// MAC
module MAC(
	clk,
	rst_n,
	in_valid,
	in_mode,
	in_act,
	in_wgt,
	out_act_idx,
	out_wgt_idx,
	out_idx,
    out_valid,
	out_data,
	out_finish
);
input clk, rst_n, in_valid, in_mode;
input [0:7][3:0] in_act;
input [0:8][3:0] in_wgt;
output logic [3:0] out_act_idx, out_wgt_idx, out_idx;
output logic out_valid, out_finish;
output logic [0:7][11:0] out_data;
logic cs, ns;
logic mode;
logic [3:0] cnt_reg, cnt, cnt_nxt;
logic [0:7][0:7][3:0] in;  
logic [0:9][0:9][3:0] act;  
logic [0:8][3:0] wgt;
logic [0:7][0:8][3:0] a;
logic [0:8][3:0] w;
logic [0:7][11:0] d;
logic [0:7][11:0] data;
logic [2:0] out_cnt;  
logic out_valid_nxt;
always @(*) begin
	case (cs)
	0: ns = (in_valid)? 1 : cs;
	1: ns = (out_finish)? 0 : cs;
	endcase
end
always @(posedge clk or negedge rst_n) begin
	if (~rst_n) begin
		cs <= 0;
	end else begin
		cs <= ns;
	end
end
always @(posedge clk or negedge rst_n) begin
	if (~rst_n) begin
		mode <= 0;
	end else if (in_valid) begin  
		mode <= in_mode;
	end	else begin  
		mode <= mode;
	end
end
assign out_act_idx = cnt;
assign out_wgt_idx = cnt + 1;
always @(*) begin
	if (in_valid) begin
		cnt_nxt = 0;
	end else if (cnt == 15) begin 
		cnt_nxt = 0;
	end else begin
		cnt_nxt = cnt + 1;
	end
end
always @(posedge clk or negedge rst_n) begin
	if (!rst_n) begin
		cnt <= 0;
		cnt_reg <= 0;
	end
	else begin
		cnt <= cnt_nxt;
		cnt_reg <= cnt;
	end
end
genvar i;
genvar j;
generate
	for (i = 0; i < 8; i = i + 1) begin  
		for (j = 0; j < 8; j = j + 1) begin  
			always @(posedge clk or negedge rst_n) begin
				if (~rst_n) begin
					in[i][j] <= 0;
				end else if (i == out_act_idx) begin  
					in[i][j] <= in_act[j];
				end else begin
					in[i][j] <= in[i][j];  
				end
			end
		end
	end
endgenerate
generate
	for(i = 0;i<10; i = i+1)begin
		assign act[0][i] = 0;
		assign act[9][i] = 0;
		assign act[i][0] = 0;
		assign act[i][9] = 0;
	end
	for (i = 1; i < 9; i = i + 1) begin
		for (j = 1; j < 9; j = j + 1) begin
			assign act[i][j] = in[i-1][j-1]; 
		end
	end
endgenerate
generate
	for (i = 0; i < 9; i = i + 1) begin  
		always @(posedge clk or negedge rst_n) begin  
			if (~rst_n) begin
				wgt[i] <= 0;
			end else begin
				wgt[i] <= in_wgt[i];
			end
		end
	end
endgenerate
always @(*) begin
	if (mode) begin  
		case (cnt - 2)  
		0:begin  
			for (integer n = 0; n < 8; n = n + 1) begin
				a[n][0] = act[0][n];
  ...
For scale: about 400 flip-flops, ~180 I/O pins, about 62000 um2 of cells after synthesis.
==> flow/config.mk <==
export PLATFORM = sky130hd
export DESIGN_NAME = MAC
export DESIGN_NICKNAME = MAC
export VERILOG_FILES = /design/flow/design.v
export SDC_FILE = /design/flow/constraint.sdc
export NUM_CORES = 4
export LEC_CHECK = 0
export CAP_MARGIN = 30
export CELL_PAD_IN_SITES_GLOBAL_PLACEMENT = 0
export CORE_ASPECT_RATIO = 0.73
export CORE_MARGIN = 2
export CORE_UTILIZATION = 20
export GPL_TIMING_DRIVEN = 1
export HOLD_SLACK_MARGIN = 0.19
export PLACE_DENSITY_LB_ADDON = 0.0
export SETUP_SLACK_MARGIN = 1.77
export SLEW_MARGIN = 20
export TNS_END_PERCENT = 70
==> flow/constraint.sdc <==
create_clock -name core_clock -period 14.8 [get_ports {clk}]
set_input_delay 2.9600 -clock core_clock [delete_from_list [all_inputs] [get_ports {clk}]]
set_output_delay 2.9600 -clock core_clock [all_outputs]
set_load 0.01 [all_outputs]
run.sh (not shown) runs the stock make flow with config.mk's settings and CLKGATE_MAP_FILE=.
The first run ran to the end with no violations.
Edit:
Settings changed: CAP_MARGIN 30 to 20, CELL_PAD_IN_SITES_GLOBAL_PLACEMENT 0 to default, CORE_ASPECT_RATIO 0.73 to default, CORE_UTILIZATION 20 to 40, GPL_TIMING_DRIVEN 1 to default, HOLD_SLACK_MARGIN 0.19 to default, PLACE_DENSITY_LB_ADDON 0.0 to default, SETUP_SLACK_MARGIN 1.77 to default, TNS_END_PERCENT 70 to default.
Clock period 14.8 ns to 8.33 ns, I/O delays scaled along.
Result:
- worst setup slack is worse by 4.2 ns
- routed wire length decreases by 23%
- final area increases by 2.2%
- clock skew falls by 0.020 ns
- worst hold slack got worse by 0.011 ns
- sequential share of layout area decreases by 0.30 points
Edit:
Settings changed: CORE_UTILIZATION 40 to 14.
Clock period 8.33 ns to 10.6 ns, I/O delays scaled along.
Result: Non-clock buffer count decreases by 433. Final area is about the same. Hold slack barely changes. Core utilization is lower by 31 points. Via count fell by 3.9%.

* * *

run A:
MAC again, from the RTL that the note above started with.
export LEC_CHECK = 0
export ABC_AREA = 1
export CAP_MARGIN = 20
export CORE_ASPECT_RATIO = 0.5
export CORE_MARGIN = 2
export CORE_UTILIZATION = 72
export CTS_CLUSTER_DIAMETER = 382
export CTS_CLUSTER_SIZE = 95
export SETUP_SLACK_MARGIN = 1.29
export SLEW_MARGIN = 20
export TNS_END_PERCENT = 10
create_clock -name core_clock -period 4.4 [get_ports {clk}]
Run A did not finish; the tool stopped in global routing (5_1_grt) with error GRT-0116.
Relative to run A, the following input files were edited for run B:
==> flow/config.mk <==
export PLATFORM = sky130hd
export DESIGN_NAME = MAC
export DESIGN_NICKNAME = MAC
export VERILOG_FILES = /design/flow/design.v
export SDC_FILE = /design/flow/constraint.sdc
export NUM_CORES = 4
export LEC_CHECK = 0
export CAP_MARGIN = 20
export CORE_MARGIN = 5
export CORE_UTILIZATION = 48
export SLEW_MARGIN = 20
==> flow/constraint.sdc <==
create_clock -name core_clock -period 8.4 [get_ports {clk}]
set_input_delay 1.6800 -clock core_clock [delete_from_list [all_inputs] [get_ports {clk}]]
set_output_delay 1.6800 -clock core_clock [all_outputs]
set_load 0.01 [all_outputs]
### Flow results
Run B went all the way through synthesis, placement and routing and the layout is clean on timing, DRC and antenna. Run B vs. run A: count of cell types in the netlist now larger; area enclosed by the die boundary now larger; synthesized cell count lost 1163; area share of xor/xnor cells in the synthesized design did not really move; area of the synthesized netlist per yosys stat now larger. Run B ended with more mean area per synthesized cell than run A. Run B: area fraction in full adders, half adders and majority gates lower than run A. Delta(placeable core region, run B - run A) > 0.
[inputs] run C vs run B
diff --git a/flow/config.mk b/flow/config.mk
--- a/flow/config.mk
+++ b/flow/config.mk
@@ -9 +9 @@
-export CORE_MARGIN = 5
+export CORE_MARGIN = 2
==> flow/constraint.sdc <==
create_clock -name core_clock -period 8.33 [get_ports {clk}]
set_input_delay 1.6660 -clock core_clock [delete_from_list [all_inputs] [get_ports {clk}]]
set_output_delay 1.6660 -clock core_clock [all_outputs]
set_load 0.01 [all_outputs]
Results
Comparing run C and run B, clock buffer count in the final layout is lower on run C. Between run B and run C, the area of the core figures differ only marginally. Summary of run C over run B: critical path depth rose by 7.1%; final worst-path setup slack grew by 0.051 ns. In the tables for run C and run B, maximum clock frequency reads higher with run C. Run B → run C: routed wire length increased by 4.0 mm relative to the old numbers; sequential share of layout area decreased by 0.21 points relative to the old numbers; sum of met2 wire segment lengths after detailed routing increased by 2.8% relative to the old numbers.
Inputs modified between run C and run D:
diff --git a/flow/config.mk b/flow/config.mk
--- a/flow/config.mk
+++ b/flow/config.mk
@@ -9 +9 @@
-export CORE_MARGIN = 2
+export CORE_MARGIN = 5
@@ -10,0 +11,4 @@
+export CTS_CLUSTER_DIAMETER = 196
+export GPL_ROUTABILITY_DRIVEN = 0
+export HOLD_SLACK_MARGIN = 0.19
+export MIN_ROUTING_LAYER = met2
==> flow/constraint.sdc <==
create_clock -name core_clock -period 8.4 [get_ports {clk}]
set_input_delay 1.6800 -clock core_clock [delete_from_list [all_inputs] [get_ports {clk}]]
set_output_delay 1.6800 -clock core_clock [all_outputs]
set_load 0.01 [all_outputs]
Placement-stage cell area went down by a few percent going from run C to run D.
Placeable core region: run C vs run D — no meaningful difference
Relative to run C, the die size measured on run D has increased by a few percent.
Re cell count after synthesis: no difference whatsoever between run C and run D.
On chip height, the higher figure sits with run D, not run C.
Post-CTS repair timing setup buffer count, run D and run C: smaller value in run D
Summary of run D over run C: worst setup timing slack at the placement stage dropped 0.031 ns, TritonCTS buffer count dropped 3, quantity of gates resized following cts dropped 13, horizontal extent of the die climbed 6 um.
Summary of run C and run D: one run falls short of a clean finish, namely run D.
Here is what was changed in the inputs of run E compared with run D.
diff --git a/flow/config.mk b/flow/config.mk
--- a/flow/config.mk
+++ b/flow/config.mk
@@ -9,6 +9,2 @@
-export CORE_MARGIN = 5
-export CORE_UTILIZATION = 48
-export CTS_CLUSTER_DIAMETER = 196
-export GPL_ROUTABILITY_DRIVEN = 0
-export HOLD_SLACK_MARGIN = 0.19
-export MIN_ROUTING_LAYER = met2
+export CORE_MARGIN = 2
+export CORE_UTILIZATION = 66
==> flow/constraint.sdc <==
create_clock -name core_clock -period 6.89 [get_ports {clk}]
set_input_delay 1.3780 -clock core_clock [delete_from_list [all_inputs] [get_ports {clk}]]
set_output_delay 1.3780 -clock core_clock [all_outputs]
set_load 0.01 [all_outputs]
Results
- Vertical die dimension (run E vs. run D) decreases by more than 10%
- What ended run E was a tool error in global routing (5_1_grt); the run never finished.
- The area of the core of run E falls short of that of run D by 27%.
- Going from run D to run E, area enclosed by the die boundary shrank by 29%, clock buffer count from CTS grew by 1.

* * *

Starting RTL as in the previous note.
clock: 5.35 ns
lec_check: 0
cap_margin: 20
core_margin: 2
core_utilization: 70
cts_cluster_diameter: 328
cts_cluster_size: 36
setup_slack_margin: 1.28
slew_margin: 20
The first run stopped in 5_1_grt with GRT-0232.
Change:
Settings changed: CORE_UTILIZATION 70 to 66, CTS_CLUSTER_DIAMETER 328 to 27, CTS_CLUSTER_SIZE 36 to 37, MAX_ROUTING_LAYER set to met4, SETUP_SLACK_MARGIN 1.28 to 1.41.
Clock period 5.35 ns to 8.4 ns, I/O delays scaled along.
This time the run ran to the end with violations: negative setup slack.
Die size went up by 6.0%.
Synthesized cell count does not change.
Area after synthesis is unchanged.
Change:
Settings changed: CTS_CLUSTER_DIAMETER 27 to unset, CTS_CLUSTER_SIZE 37 to unset, MAX_ROUTING_LAYER met4 to unset, SETUP_SLACK_MARGIN 1.41 to unset.
Clock period 8.4 ns to 6.88 ns, I/O delays scaled along.
Effect:
- Now the flow died in 5_1_grt
- die area is unchanged
- synthesized area is unchanged
- synthesized cell count stays the same
Change:
Settings changed: CORE_UTILIZATION 66 to 40.
Clock period 6.88 ns to 8.4 ns, I/O delays scaled along.
After rerunning: The new run finished clean. Die area grows by 64%. Area after synthesis does not change. Synthesized cell count does not change.

* * *

Starting RTL as in the previous note.
==> flow/config.mk <==
export PLATFORM = sky130hd
export DESIGN_NAME = MAC
export DESIGN_NICKNAME = MAC
export VERILOG_FILES = /design/flow/design.v
export SDC_FILE = /design/flow/constraint.sdc
export NUM_CORES = 4
export LEC_CHECK = 0
export CAP_MARGIN = 30
export CELL_PAD_IN_SITES_GLOBAL_PLACEMENT = 0
export CORE_ASPECT_RATIO = 0.73
export CORE_MARGIN = 2
export CORE_UTILIZATION = 20
export CTS_CLUSTER_SIZE = 11
export GPL_ROUTABILITY_DRIVEN = 0
export GPL_TIMING_DRIVEN = 1
export HOLD_SLACK_MARGIN = -0.08
export PLACE_DENSITY_LB_ADDON = 0.1
export SETUP_SLACK_MARGIN = 2.13
export SLEW_MARGIN = 20
export TNS_END_PERCENT = 70
==> flow/constraint.sdc <==
create_clock -name core_clock -period 14.8 [get_ports {clk}]
set_input_delay 2.9600 -clock core_clock [delete_from_list [all_inputs] [get_ports {clk}]]
set_output_delay 2.9600 -clock core_clock [all_outputs]
set_load 0.01 [all_outputs]
Edit:
Settings changed: CAP_MARGIN 30 to 35, CELL_PAD_IN_SITES_GLOBAL_PLACEMENT 0 to default, CORE_ASPECT_RATIO 0.73 to default, CORE_UTILIZATION 20 to 40, CTS_CLUSTER_SIZE 11 to default, GPL_TIMING_DRIVEN 1 to 0, HOLD_SLACK_MARGIN -0.08 to default, MAX_ROUTING_LAYER from default to met4, MIN_ROUTING_LAYER from default to met2, PLACE_DENSITY_LB_ADDON 0.1 to default, SETUP_SLACK_MARGIN 2.13 to 2.2, TNS_END_PERCENT 70 to default.
Clock period 14.8 ns to 8.4 ns, I/O delays scaled along.
=> This time the run ended with an error in global routing, error GRT-0116; die size came out lower by well over a third; synthesized area stays the same; synthesized cell count stays the same.
Edit:
Settings changed: CAP_MARGIN 35 to 25, CELL_PAD_IN_SITES_GLOBAL_PLACEMENT from default to 0, CORE_ASPECT_RATIO from default to 0.73, CORE_UTILIZATION 40 to 66, GPL_ROUTABILITY_DRIVEN 0 to default, GPL_TIMING_DRIVEN 0 to 1, MIN_ROUTING_LAYER met2 to default, PLACE_DENSITY_LB_ADDON from default to 0.0, SETUP_SLACK_MARGIN 2.2 to -0.65.
Clock period 8.4 ns to 6.96 ns, I/O delays scaled along.
What happened: The changed run finished but fails on negative setup slack; synthesized cell count does not change; die area drops by well over a third; area after synthesis does not change.
Edit:
Settings changed: ABC_AREA from default to 1, CAP_MARGIN 25 to 20, CELL_PAD_IN_SITES_GLOBAL_PLACEMENT 0 to default, CORE_ASPECT_RATIO 0.73 to default, CORE_UTILIZATION 66 to 72, CTS_CLUSTER_DIAMETER from default to 382, CTS_CLUSTER_SIZE from default to 95, GPL_TIMING_DRIVEN 1 to default, MAX_ROUTING_LAYER met4 to default, PLACE_DENSITY_LB_ADDON 0.0 to default, SETUP_SLACK_MARGIN -0.65 to default, TNS_END_PERCENT from default to 10.
Clock period 6.96 ns to 4.4 ns, I/O delays scaled along.
Effect:
- The new run stopped in global routing
- die area decreases by roughly a tenth
- area after synthesis decreases slightly
- synthesized cell count increases by about a fifth
